## top_module
module top_module(
    input  wire        clkr,
    input  wire        rst,
    input  wire        rxr,
    input  wire [4:0]  btnr,
    output wire        spr,
    output wire [7:0]  hr,
    output wire [7:0]  mr,
    output wire [4:0]  date,
    output wire [4:0]  month,
    output wire [7:0]  year,
    output wire [6:0]  seg,
    output wire [3:0]  an,
    output wire        dp
);
clock: 8.85 ns
lec_check: 0
cap_margin: 20
core_margin: 2
core_utilization: 70
cts_cluster_diameter: 357
cts_cluster_size: 50
setup_slack_margin: 1.2
slew_margin: 20
run.sh (not shown) runs the stock make flow with config.mk's settings and CLKGATE_MAP_FILE=.
Next try:
--- a/flow/config.mk
+++ b/flow/config.mk
@@ -7,8 +7,6 @@
 export LEC_CHECK = 0
+export ABC_AREA = 1
 export CAP_MARGIN = 20
 export CORE_MARGIN = 2
-export CORE_UTILIZATION = 70
-export CTS_CLUSTER_DIAMETER = 357
-export CTS_CLUSTER_SIZE = 50
-export SETUP_SLACK_MARGIN = 1.2
+export CORE_UTILIZATION = 65
 export SLEW_MARGIN = 20
==> flow/constraint.sdc (replaced) <==
create_clock -name core_clock -period 4.95 [get_ports {clkr}]
set_input_delay 0.9900 -clock core_clock [delete_from_list [all_inputs] [get_ports {clkr}]]
set_output_delay 0.9900 -clock core_clock [all_outputs]
set_load 0.01 [all_outputs]
Outcome:
- The changed run finished with negative setup slack left
- setup slack loses 2500 ps
- critical path depth came out higher by 18
- core utilization came out higher by 5.5 points
- sequential share of layout area came out lower by 3.0 points

* * *

Starting RTL as in the previous note.
Settings: LEC_CHECK=0, CAP_MARGIN=0, CORE_MARGIN=2, CORE_UTILIZATION=70, CTS_CLUSTER_DIAMETER=357, CTS_CLUSTER_SIZE=50, SETUP_SLACK_MARGIN=-0.62, SLEW_MARGIN=20; clock period 7.82 ns.
The first run completed, yet does not pass: setup timing.
Rerun with:
Settings changed: ABC_AREA from default to 1, CORE_UTILIZATION 70 to 69, CTS_CLUSTER_DIAMETER 357 to default, CTS_CLUSTER_SIZE 50 to default, SETUP_SLACK_MARGIN -0.62 to default.
Clock period 7.82 ns to 5.65 ns, I/O delays scaled along.
The new run completed, yet does not pass: setup timing. Global-route usage climbs by 3.6 points. Clock power grows by 31%. Design area goes up by 7.7%. Count of clock-buffer cells in the layout goes down by 1.
Rerun with:
Settings changed: CAP_MARGIN 0 to 20, CORE_UTILIZATION 69 to 72, PLACE_DENSITY from default to 0.78.
Clock period 5.65 ns to 5.7 ns, I/O delays scaled along.
- The changed run reached the layout checks and failed them: setup timing
- global-route usage climbs by 6.2 points
- total power climbs by 10%
- wire length climbs by 41%
Rerun with:
Settings changed: ABC_AREA 1 to default, CORE_UTILIZATION 72 to 40, PLACE_DENSITY 0.78 to default.
Clock period 5.7 ns to 8.79 ns, I/O delays scaled along.
- Now the flow passed the timing, DRC and antenna checks
- setup slack improves by 3200 ps
- non-clock buffer count drops by 82
- routed wire length drops by 35%
- sequential power drops by 36%
Rerun with:
Settings changed: CORE_UTILIZATION 40 to 66.
The changed run completed with no timing, DRC or antenna violations.
Routed wire length went down by 7.0%.
Clock skew hardly moves.
Cell area went down by about 2%.
Rerun with:
Settings changed: ABC_AREA from default to 1, SETUP_SLACK_MARGIN from default to 1.21, TNS_END_PERCENT from default to 5.
Clock period 8.79 ns to 5.03 ns, I/O delays scaled along.
=> With this change the flow finished but fails on setup timing. Critical path depth rose by 20. Die size went down by 3.1%. Design area rose by 13%. Sequential share of layout area goes down by 3.3 points.

* * *

== job 9346 ==
top_module again, from the RTL that the note above started with.
Settings: LEC_CHECK=0, ABC_AREA=0, CAP_MARGIN=0, CELL_PAD_IN_SITES_GLOBAL_PLACEMENT=0, CORE_MARGIN=2, CORE_UTILIZATION=72, CTS_CLUSTER_SIZE=56, GPL_ROUTABILITY_DRIVEN=1, GPL_TIMING_DRIVEN=1, HOLD_SLACK_MARGIN=-0.09, PLACE_DENSITY_LB_ADDON=0.0, SETUP_SLACK_MARGIN=1.69, SLEW_MARGIN=25, TNS_END_PERCENT=60; clock period 5.94 ns.
The flow for job 9346 finished, though final verification flagged negative setup slack.
> inputs changed (job 9346 -> job 3525)
- removing GPL_ROUTABILITY_DRIVEN (formerly 1)
- changing CAP_MARGIN from 0 to 20
- changing SLEW_MARGIN from 25 to 20
- setting PLACE_DENSITY to 0.35 for the first time
- removing CELL_PAD_IN_SITES_GLOBAL_PLACEMENT (formerly 0)
- removing SETUP_SLACK_MARGIN (formerly 1.69)
- removing GPL_TIMING_DRIVEN (formerly 1)
- removing PLACE_DENSITY_LB_ADDON (formerly 0.0)
- removing HOLD_SLACK_MARGIN (formerly -0.09)
- removing TNS_END_PERCENT (formerly 60)
- changing CTS_CLUSTER_SIZE from 56 to 73
- changing ABC_AREA from 0 to 1
- changing the clock period (ns, I/O delays scaled along) from 5.94 to 5.72
[summary]
- Although job 9346 finished all stages, its layout failed final checks on negative setup slack.
- Finished, but not clean: job 3525, with negative setup slack.
- Of job 3525 and job 9346, the higher design area belongs to job 3525.
- Higher sequential fraction of design power among job 3525 and job 9346: job 9346
- Taking job 9346 as the reference, in job 3525 number of vias after detailed routing moved up; synthesized cell count now larger; fraction of power consumed by combinational cells increased 28 points.
- Number of nets in the layout: higher on job 3525
- Delta (job 3525 minus job 9346): utilization increased 4.1 points; number of nets produced by synthesis increased 225; number of gates resized after cts increased 39; routed wire length increased 19%.
- Compare job 3525 and job 9346 | post-synthesis to final-layout area growth higher: job 3525
- Job 9346 vs job 3525, top routing layer in use: met4 vs met5
Edits applied to the flow inputs when going from job 3525 to job 8440:
- CTS_CLUSTER_SIZE no longer set, was 73
- CTS_CLUSTER_DIAMETER now 201, previously not set
- the clock period (ns, I/O delays scaled along) now 4.92, was 5.72
### Flow results
- Job 8440 did not make it past global routing (5_1_grt), where a tool error ended it.
- Re pre-CTS worst setup slack: job 8440 is 0.56 ns down on job 3525.
- Job 8440 vs. job 3525: synthesized cell count held; count of cells resized by post-cts repair now smaller; area after synthesis flat.
- Per the comparison of job 8440 with job 3525, last weighted congestion value of the routability-driven placer rose 7.2%; number of setup buffers added after CTS rose 6; die outline area about even; total cell area at the placement stage rose 7.1%.
## Diff of input files: job 3407 against job 8440
- CTS_CLUSTER_DIAMETER: 201 -> 205
- CORE_UTILIZATION: 72 -> 65
==> comparison <==
Of job 3407 and job 8440, none finishes clean. Stage in which a tool error killed job 8440: global routing (5_1_grt). Job 3407 against job 8440; post-placement cell count is up slightly. Synthesized cell count came out exactly the same in job 3407 and job 8440. In job 3407 relative to job 8440, last weighted congestion value of the routability-driven placer had gone down by a few percent. Taking job 8440 as 1.0, job 3407 lands at 1.05 on vertical die dimension. Die size of job 3407 exceeds that of job 8440 by more than 10%.

* * *

Starting RTL as in the previous note.
==> flow/config.mk <==
export PLATFORM = sky130hd
export DESIGN_NAME = top_module
export DESIGN_NICKNAME = top_module
export VERILOG_FILES = /design/flow/design.v
export SDC_FILE = /design/flow/constraint.sdc
export NUM_CORES = 4
export LEC_CHECK = 0
export ABC_AREA = 1
export CAP_MARGIN = 5
export CELL_PAD_IN_SITES_DETAIL_PLACEMENT = 2
export CELL_PAD_IN_SITES_GLOBAL_PLACEMENT = 1
export CORE_MARGIN = 10
export CORE_UTILIZATION = 30
export GPL_ROUTABILITY_DRIVEN = 0
export GPL_TIMING_DRIVEN = 0
export HOLD_SLACK_MARGIN = 0.24
export MAX_ROUTING_LAYER = met5
export MIN_ROUTING_LAYER = met1
export PLACE_DENSITY = 0.41
export SETUP_SLACK_MARGIN = -0.21
export SLEW_MARGIN = 10
export TNS_END_PERCENT = 85
==> flow/constraint.sdc <==
create_clock -name core_clock -period 9.04 [get_ports {clkr}]
set_input_delay 1.8080 -clock core_clock [delete_from_list [all_inputs] [get_ports {clkr}]]
set_output_delay 1.8080 -clock core_clock [all_outputs]
set_load 0.01 [all_outputs]
Then changed:
CAP_MARGIN = 20   (was 5)
CELL_PAD_IN_SITES_DETAIL_PLACEMENT = not set   (was 2)
CELL_PAD_IN_SITES_GLOBAL_PLACEMENT = not set   (was 1)
CORE_MARGIN = 2   (was 10)
CORE_UTILIZATION = 65   (was 30)
GPL_ROUTABILITY_DRIVEN = not set   (was 0)
GPL_TIMING_DRIVEN = not set   (was 0)
HOLD_SLACK_MARGIN = not set   (was 0.24)
MAX_ROUTING_LAYER = not set   (was met5)
MIN_ROUTING_LAYER = not set   (was met1)
PLACE_DENSITY = not set   (was 0.41)
SETUP_SLACK_MARGIN = not set   (was -0.21)
SLEW_MARGIN = 20   (was 10)
TNS_END_PERCENT = not set   (was 85)
clock period = 4.92 ns   (was 9.04 ns; I/O delays follow)
With this change the flow finished but fails on negative setup slack.
Area after synthesis stays the same.
Wire length fell by 20%.
Flip-flop count stays the same.
Combinational power rises to 2.5 times its value.
Cell area went up by 11%.
Then changed:
clock period = 6.97 ns   (was 4.92 ns; I/O delays follow)
Result: With this change the flow finished with timing, DRC and antenna clean. Wire length went down by about a fifth. Area after synthesis stays the same. Worst setup slack gets better by 1.0 ns. Final area went down by roughly a tenth. Total power went down by well over a third. Non-clock buffer count went down by 169. Cell count went down by a little under a tenth. First-iteration DRC count went down by about a fifth.
Then changed:
CTS_CLUSTER_DIAMETER = 201   (was not set)
PLACE_DENSITY = 0.35   (was not set)
SETUP_SLACK_MARGIN = 0.92   (was not set)
clock period = 4.92 ns   (was 6.97 ns; I/O delays follow)
With this change the flow finished with negative setup slack left. Utilization is higher by 11 points. Routed wire length climbs by 22%. Clock skew is about the same. Cell area increases by 15%. Clock-buffer cell count went down by 1. Global-route usage went up by 3.1 points. Total power grows by 72%. Synthesized cell count is unchanged. Non-clock buffer count went up by 161. Sequential share of layout area decreases by 3.7 points. Setup slack is worse by 1.2 ns.

* * *

Starting RTL as in the previous note.
clock: 14.2 ns
lec_check: 0
cap_margin: 20
cell_pad_in_sites_detail_placement: 0
cell_pad_in_sites_global_placement: 0
core_margin: 7
core_utilization: 71
place_density_lb_addon: 0.24
slew_margin: 0
The first run finished clean.
Change:
Settings changed: CELL_PAD_IN_SITES_DETAIL_PLACEMENT 0 to default, CELL_PAD_IN_SITES_GLOBAL_PLACEMENT 0 to default, CORE_MARGIN 7 to 2, CORE_UTILIZATION 71 to 70, CTS_CLUSTER_SIZE from default to 35, PLACE_DENSITY_LB_ADDON 0.24 to default, SLEW_MARGIN 0 to 20.
Clock period 14.2 ns to 8.14 ns, I/O delays scaled along.
=> Synthesized cell count does not change; total power increases by about 70%; global-route usage rises by 2.2 points.
Change:
Settings changed: ABC_AREA from default to 1, CORE_UTILIZATION 70 to 72, CTS_CLUSTER_SIZE 35 to default, PLACE_DENSITY from default to 0.35.
Clock period 8.14 ns to 5.86 ns, I/O delays scaled along.
Outcome: Now the flow produced a layout that fails on setup timing. Setup slack gets worse by 1.2 ns. Count of clock-buffer cells in the layout came out higher by 4. Final area increases by 6.1%. Power came out higher by 110%. Routed wire length rose by 31%. Worst hold slack improves by 0.0074 ns. Core utilization grows by 12 points. Critical path depth rose by 12. Clock power grows by 49%. First-iteration DRC count increases by 110%.
Power and IR drop assume default switching activity.
